// my_top_architecture
module my_top_architecture (
    input clock,
    input resetn,
    input tunning,  
    input mode_switch,  
    input increment_button,  
    output wire [47:0] segment_out
);
wire [31:0] main_counter;
wire [31:0] seconds_counter;
wire [31:0] minutes_counter;
wire [31:0] hours_counter;
wire enable_seconds_counter;
wire enable_minutes_counter;
wire enable_hours_counter;
wire increment_signal;  
edge_detector edge_detector_inst (
    .clock(clock),
    .resetn(resetn),
    .increment_button(increment_button),
    .tunning(tunning),
    .increment_signal(increment_signal)
);
my_counter #(
    .counter_size(31),
    .counter_limit(32'd999)  
) main_counter_inst (
    .clock(clock),
    .resetn(resetn),
    .enable(1'b1),  
    .counter(main_counter)
);
my_signal_pulse #(
    .signal_period_one(32'd999)  
) my_signal_pulse_inst (
    .clock(clock),
    .resetn(resetn),
    .counter(main_counter),
    .signal_gen(enable_seconds_counter)  
);
my_counter #(
    .counter_size(31),
    .counter_limit(32'd59)  
) seconds_counter_inst (
    .clock(clock),
    .resetn(resetn),
    .enable(enable_seconds_counter && !tunning),  
    .counter(seconds_counter)
);
assign enable_minutes_counter = (enable_seconds_counter && (seconds_counter == 32'd59) && !tunning);
my_counter #(
    .counter_size(31),
    .counter_limit(32'd59)
) minutes_counter_inst (
    .clock(clock),
    .resetn(resetn),
    .enable(enable_minutes_counter || (increment_signal && mode_switch)),  
    .counter(minutes_counter)
);
assign enable_hours_counter = (enable_minutes_counter && (minutes_counter == 32'd59) && !tunning);
my_counter #(
    .counter_size(31),
    .counter_limit(32'd23)  
) hours_counter_inst (
    .clock(clock),
    .resetn(resetn),
    .enable(enable_hours_counter || (increment_signal && !mode_switch)),  
    .counter(hours_counter)
);
my_decoder my_decoder_inst (
  ...
Size in the first run: ~3100 cells after synthesis, ~170 flip-flops, roughly 53 I/O pins.
clock: 14.4 ns
lec_check: 0
cap_margin: 20
core_margin: 2
core_utilization: 40
place_density: 0.6
slew_margin: 20
run.sh (not shown) runs the stock make flow with config.mk's settings and CLKGATE_MAP_FILE=.
The first run went through all stages and came out clean.
Next try:
Settings changed: ABC_AREA set to 0, CELL_PAD_IN_SITES_DETAIL_PLACEMENT set to 2, CORE_MARGIN 2 to 6, CORE_UTILIZATION 40 to 34, GPL_ROUTABILITY_DRIVEN set to 1, MAX_ROUTING_LAYER set to met5, MIN_ROUTING_LAYER set to met2, PLACE_DENSITY 0.6 to not set, PLACE_DENSITY_LB_ADDON set to 0.05, SETUP_SLACK_MARGIN set to 0.49, SLEW_MARGIN 20 to 5.
Effect:
- The changed run finished with timing, DRC and antenna clean
- final area is higher by a few percent
- sequential cell count is unchanged
- global-route usage increases by 12 points
- area after synthesis stays the same
- utilization falls by 5.3 points
- critical path depth does not change
- setup slack gets better by 280 ps
- clock skew drops by 5.9 ps
Next try:
Settings changed: ABC_AREA 0 to 1, CELL_PAD_IN_SITES_DETAIL_PLACEMENT 2 to not set, CORE_UTILIZATION 34 to 38, CTS_CLUSTER_DIAMETER set to 387, CTS_CLUSTER_SIZE set to 20, MIN_ROUTING_LAYER met2 to met1, SETUP_SLACK_MARGIN 0.49 to -0.7, TNS_END_PERCENT set to 15.
Clock period 14.4 ns to 10.7 ns, I/O delays scaled along.
After rerunning:
- The changed run finished but fails on negative setup slack
- final cell count drops by 12%
- area after synthesis drops by 27%
- register-to-register slack got worse by 1400 ps
- maximum frequency climbs by 21%
- worst setup slack got worse by 1400 ps
Next try:
Settings changed: CAP_MARGIN 20 to 35, CORE_UTILIZATION 38 to 58, CTS_CLUSTER_SIZE 20 to 97, GPL_ROUTABILITY_DRIVEN 1 to 0, PLACE_DENSITY_LB_ADDON 0.05 to not set, SETUP_SLACK_MARGIN -0.7 to -0.95.
Outcome: The new run reached the layout checks and failed them: negative setup slack; die area went down by 33%; setup slack got worse by 170 ps; global-route usage is higher by 6.5 points; worst hold slack is worse by 23 ps; non-clock buffer count is lower by 65; routed wire length fell by 3.1%; final area goes down by 2.6%; sequential cell count stays the same; final cell count shrinks by 8.1%.

========
Setup of JK:
The RTL this note starts from:
==> flow/design.v <==
module edge_detector (
    input clock,
    input resetn,
    input increment_button,
    input tunning,
    output reg increment_signal
);
reg increment_button_prev;
reg reset_delay;  
always @(posedge clock or negedge resetn) begin
    if (!resetn) begin
        increment_button_prev <= 0;
        increment_signal <= 0;
        reset_delay <= 1'b1;  
    end else begin
        if (reset_delay != 1'b0) begin
            reset_delay <= reset_delay - 1'b1;
            increment_signal <= 0;  
        end else begin
            if (!increment_button_prev && increment_button && tunning) begin
                increment_signal <= 1;  
            end else begin
                increment_signal <= 0;  
            end
        end
        increment_button_prev <= increment_button;  
    end
end
endmodule
module my_counter #
(
    parameter counter_size = 31,
    parameter counter_limit = 32'd50000000
)
(
    input clock,
    input resetn,
    input enable,
    output reg [counter_size:0] counter
);
always @ (posedge clock or negedge resetn)
begin
    if (resetn == 1'b0) begin
        counter <= 'b0;
    end
    else begin
        if (enable == 1'b1) begin
            if (counter == counter_limit) begin
                counter <= 'b0;
            end
            else begin
                counter <= counter + 1'b1;
            end    
        end
        else begin
            counter <= counter;
        end
    end
end
endmodule
module my_signal_pulse #(
	parameter signal_period_one = 32'd50000000
)
(
input clock,
input resetn,
input [31:0] counter, 
output reg signal_gen
);
always @ (posedge clock or negedge resetn)
begin
  if(resetn == 1'b0) begin
    signal_gen <= 1'b0;
   end  
   else begin
	if(counter == signal_period_one) begin
		signal_gen <= 1'b1;
	end
	else begin
		signal_gen <= 1'b0;
	end
   end 
end
endmodule
module my_decoder (
    input clock,
    input resetn,
    input [31:0] seconds_in,
    input [31:0] minutes_in,
    input [31:0] hours_in,
    output reg [47:0] segment_out  
);
function [7:0] digit_to_segment;
    input [3:0] digit;
    case (digit)
        4'd0: digit_to_segment = 8'b11000000;  
        4'd1: digit_to_segment = 8'b11111001;  
        4'd2: digit_to_segment = 8'b10100100;  
        4'd3: digit_to_segment = 8'b10110000;  
        4'd4: digit_to_segment = 8'b10011001;  
        4'd5: digit_to_segment = 8'b10010010;  
        4'd6: digit_to_segment = 8'b10000010;  
        4'd7: digit_to_segment = 8'b11111000;  
        4'd8: digit_to_segment = 8'b10000000;  
        4'd9: digit_to_segment = 8'b10010000;  
        default: digit_to_segment = 8'b11000000;  
    endcase
endfunction
always @(posedge clock or negedge resetn) begin
    if (!resetn) begin
        segment_out <= {digit_to_segment(4'd0), digit_to_segment(4'd0), digit_to_segment(4'd0),
		  digit_to_segment(4'd0), digit_to_segment(4'd0), digit_to_segment(4'd0)};  
    end else begin
        if (seconds_in < 32'd60 && minutes_in < 32'd60 && hours_in < 32'd24) begin
            segment_out[7:0]   <= digit_to_segment(seconds_in % 10);  
            segment_out[15:8]  <= digit_to_segment(seconds_in / 10);  
            segment_out[23:16] <= digit_to_segment(minutes_in % 10);  
            segment_out[31:24] <= digit_to_segment(minutes_in / 10);  
            segment_out[39:32] <= digit_to_segment(hours_in % 10);    
            segment_out[47:40] <= digit_to_segment(hours_in / 10);    
        end else begin
            segment_out <= {digit_to_segment(4'd0), digit_to_segment(4'd0), digit_to_segment(4'd0), 
				digit_to_segment(4'd0), digit_to_segment(4'd0), digit_to_segment(4'd0)}; 
        end
    end
end
endmodule
module my_top_architecture (
    input clock,
    input resetn,
    input tunning,  
    input mode_switch,  
    input increment_button,  
    output wire [47:0] segment_out
);
wire [31:0] main_counter;
wire [31:0] seconds_counter;
wire [31:0] minutes_counter;
wire [31:0] hours_counter;
wire enable_seconds_counter;
wire enable_minutes_counter;
wire enable_hours_counter;
wire increment_signal;  
edge_detector edge_detector_inst (
    .clock(clock),
    .resetn(resetn),
    .increment_button(increment_button),
    .tunning(tunning),
    .increment_signal(increment_signal)
);
my_counter #(
    .counter_size(31),
    .counter_limit(32'd999)  
) main_counter_inst (
    .clock(clock),
    .resetn(resetn),
    .enable(1'b1),  
    .counter(main_counter)
);
my_signal_pulse #(
    .signal_period_one(32'd999)  
) my_signal_pulse_inst (
    .clock(clock),
    .resetn(resetn),
    .counter(main_counter),
    .signal_gen(enable_seconds_counter)  
);
my_counter #(
    .counter_size(31),
    .counter_limit(32'd59)  
) seconds_counter_inst (
    .clock(clock),
    .resetn(resetn),
    .enable(enable_seconds_counter && !tunning),  
    .counter(seconds_counter)
);
assign enable_minutes_counter = (enable_seconds_counter && (seconds_counter == 32'd59) && !tunning);
my_counter #(
    .counter_size(31),
    .counter_limit(32'd59)
) minutes_counter_inst (
    .clock(clock),
    .resetn(resetn),
    .enable(enable_minutes_counter || (increment_signal && mode_switch)),  
    .counter(minutes_counter)
);
assign enable_hours_counter = (enable_minutes_counter && (minutes_counter == 32'd59) && !tunning);
my_counter #(
    .counter_size(31),
    .counter_limit(32'd23)  
) hours_counter_inst (
    .clock(clock),
    .resetn(resetn),
    .enable(enable_hours_counter || (increment_signal && !mode_switch)),  
    .counter(hours_counter)
);
my_decoder my_decoder_inst (
    .clock(clock),
    .resetn(resetn),
    .seconds_in(seconds_counter),
    .minutes_in(minutes_counter),
    .hours_in(hours_counter),
    .segment_out(segment_out)
);
endmodule
==> flow/config.mk <==
export PLATFORM = sky130hd
export DESIGN_NAME = my_top_architecture
export DESIGN_NICKNAME = my_top_architecture
export VERILOG_FILES = /design/flow/design.v
export SDC_FILE = /design/flow/constraint.sdc
export NUM_CORES = 4
export LEC_CHECK = 0
export ABC_AREA = 1
export CAP_MARGIN = 35
export CORE_MARGIN = 6
export CORE_UTILIZATION = 38
export CTS_CLUSTER_DIAMETER = 387
export CTS_CLUSTER_SIZE = 20
export GPL_ROUTABILITY_DRIVEN = 0
export MAX_ROUTING_LAYER = met5
export MIN_ROUTING_LAYER = met1
export PLACE_DENSITY_LB_ADDON = 0.05
export SETUP_SLACK_MARGIN = -0.95
export SLEW_MARGIN = 5
export TNS_END_PERCENT = 15
==> flow/constraint.sdc <==
create_clock -name core_clock -period 10.7 [get_ports {clock}]
set_input_delay 2.1400 -clock core_clock [delete_from_list [all_inputs] [get_ports {clock}]]
set_output_delay 2.1400 -clock core_clock [all_outputs]
set_load 0.01 [all_outputs]
Finished, but not clean: JK, with negative setup slack.
For MS, these inputs were changed with respect to JK:
==> flow/config.mk <==
export PLATFORM = sky130hd
export DESIGN_NAME = my_top_architecture
export DESIGN_NICKNAME = my_top_architecture
export VERILOG_FILES = /design/flow/design.v
export SDC_FILE = /design/flow/constraint.sdc
export NUM_CORES = 4
export LEC_CHECK = 0
export ABC_AREA = 1
export CAP_MARGIN = 20
export CORE_MARGIN = 2
export CORE_UTILIZATION = 59
export GPL_ROUTABILITY_DRIVEN = 1
export MAX_ROUTING_LAYER = met5
export MIN_ROUTING_LAYER = met1
export PLACE_DENSITY_LB_ADDON = 0.05
export SETUP_SLACK_MARGIN = 0.49
export SLEW_MARGIN = 40
Findings:
The higher wire length came out of MS.
The flow completed for MS, but it is not clean: the layout still shows negative setup slack.
What AL does differently from MS at the input level:
-- flow/config.mk --
<<< MS, line 10
export CORE_MARGIN = 2
export CORE_UTILIZATION = 59
export GPL_ROUTABILITY_DRIVEN = 1
>>> AL, line 10
export CORE_MARGIN = 2
export CORE_UTILIZATION = 72
export CTS_CLUSTER_DIAMETER = 378
export CTS_CLUSTER_SIZE = 20
export GPL_ROUTABILITY_DRIVEN = 1
<<< MS, line 14
export MIN_ROUTING_LAYER = met1
export PLACE_DENSITY_LB_ADDON = 0.05
export SETUP_SLACK_MARGIN = 0.49
export SLEW_MARGIN = 40
>>> AL, line 16
export MIN_ROUTING_LAYER = met1
export PLACE_DENSITY_LB_ADDON = 0.2
export SETUP_SLACK_MARGIN = 2.21
export SLEW_MARGIN = 40
==> flow/constraint.sdc <==
create_clock -name core_clock -period 12.6 [get_ports {clock}]
set_input_delay 2.5200 -clock core_clock [delete_from_list [all_inputs] [get_ports {clock}]]
set_output_delay 2.5200 -clock core_clock [all_outputs]
set_load 0.01 [all_outputs]
- AL: GRT-0232 in 5_1_grt -> run aborted
- Number of instances in the placed design in AL is 84 lower than in MS
- Diff MS -> AL: worst-case setup slack after placement increased 1860 ps, post-synthesis sequential area ratio essentially unchanged.
For TR, these inputs were changed with respect to AL:
-- flow/config.mk --
<<< AL, line 10
export CORE_MARGIN = 2
export CORE_UTILIZATION = 72
export CTS_CLUSTER_DIAMETER = 378
export CTS_CLUSTER_SIZE = 20
export GPL_ROUTABILITY_DRIVEN = 1
>>> TR, line 10
export CORE_MARGIN = 2
export CORE_UTILIZATION = 65
export CTS_CLUSTER_SIZE = 72
export GPL_ROUTABILITY_DRIVEN = 1
<<< AL, line 16
export MIN_ROUTING_LAYER = met1
export PLACE_DENSITY_LB_ADDON = 0.2
export SETUP_SLACK_MARGIN = 2.21
export SLEW_MARGIN = 40
>>> TR, line 15
export MIN_ROUTING_LAYER = met1
export PLACE_DENSITY_LB_ADDON = 0.05
export SETUP_SLACK_MARGIN = -0.62
export SLEW_MARGIN = 5
==> flow/constraint.sdc <==
create_clock -name core_clock -period 10.7 [get_ports {clock}]
set_input_delay 2.1400 -clock core_clock [delete_from_list [all_inputs] [get_ports {clock}]]
set_output_delay 2.1400 -clock core_clock [all_outputs]
set_load 0.01 [all_outputs]
--- outcome ---
Reported for TR and AL, AND-OR/OR-AND share of the synthesized area turned out identical to the last digit.
Diff TR..AL | synthesized area | unchanged
Compared with AL, die boundary height in TR increased by a few percent.
AL has higher post-cts repair resize count than TR.
Against AL, TR comes in 8.1 um higher on overall die width.
Re final HPWL from detailed placement: TR is 1.4% up on AL.
The layout from TR, despite a flow that completed every stage, fails the layout checks, with the failing checks listed as negative setup slack.
AL: it failed during 5_1_grt, and the tool reported GRT-0232.
Changes observed in TR relative to AL: synthesis area per yosys saw little to no change; weighted congestion reported at the end of routability-driven placement saw a decrease; floorplan core density saw a decrease; die area saw an increase.
TR -> AL: H-tree depth delta 0, exact match

========
Starts from the design.v that is shown in full above.
make LEC_CHECK=0 ABC_AREA=1 CAP_MARGIN=35 CORE_MARGIN=6 CORE_UTILIZATION=63 CTS_CLUSTER_DIAMETER=387 CTS_CLUSTER_SIZE=20 GPL_ROUTABILITY_DRIVEN=0 MAX_ROUTING_LAYER=met5 MIN_ROUTING_LAYER=met1 PLACE_DENSITY=0.41 SETUP_SLACK_MARGIN=-0.95 SLEW_MARGIN=40 TNS_END_PERCENT=15 finish   # period 10.7 ns
The baseline finished with negative setup slack left.
==> next run, changes <==
Settings changed: CAP_MARGIN 35 to 20, CORE_MARGIN 6 to 2, CORE_UTILIZATION 63 to 72, CTS_CLUSTER_DIAMETER 387 to not set, CTS_CLUSTER_SIZE 20 to not set, GPL_ROUTABILITY_DRIVEN 0 to not set, MAX_ROUTING_LAYER met5 to not set, MIN_ROUTING_LAYER met1 to not set, PLACE_DENSITY 0.41 to 0.36, SETUP_SLACK_MARGIN -0.95 to not set, SLEW_MARGIN 40 to 20.
Clock period 10.7 ns to 8.45 ns, I/O delays scaled along.
After rerunning: The changed run died in global routing (5_1_grt) (GRT-0232). Area after synthesis is unchanged. Synthesized cell count stays the same. Die size fell by about a fifth.
==> next run, changes <==
Settings changed: ABC_AREA 1 to not set, CORE_UTILIZATION 72 to 65, PLACE_DENSITY 0.36 to 0.6, TNS_END_PERCENT 15 to not set.
Clock period 8.45 ns to 10.3 ns, I/O delays scaled along.
The changed run aborted during global routing (5_1_grt).
Die size climbs by 51%.
Synthesized area rises by 38%.
Synthesized cell count rises by 20%.
==> next run, changes <==
Settings changed: ABC_AREA set to 1, CORE_UTILIZATION 65 to 72.
Clock period 10.3 ns to 21.0 ns, I/O delays scaled along.
This time the run went through all stages and came out clean; die area came out lower by 34%; synthesized cell count came out lower by 16%; area after synthesis decreases by 27%.
==> next run, changes <==
Settings changed: ABC_AREA 1 to not set, CORE_UTILIZATION 72 to 40.
Clock period 21.0 ns to 15.0 ns, I/O delays scaled along.
What happened: Cell area climbs by 33%. Via count climbs by 47%. Sequential cell count does not change. Worst setup slack degrades by 8400 ps. Register-to-register slack degrades by 8400 ps. Clock skew stays flat. Area after synthesis climbs by 38%. Die area climbs by 140%.
==> next run, changes <==
Settings changed: CORE_UTILIZATION 40 to 66, CTS_CLUSTER_DIAMETER set to 400, CTS_CLUSTER_SIZE set to 99.
Effect: The changed run ran to the end with no violations; worst setup slack improved by 46 ps; routed wire length decreases by 3.6%; design area fell by 1.6%; sequential share of layout area goes up by 0.30 points; first-iteration DRC count is higher by 5.2%; utilization goes up by 26 points.
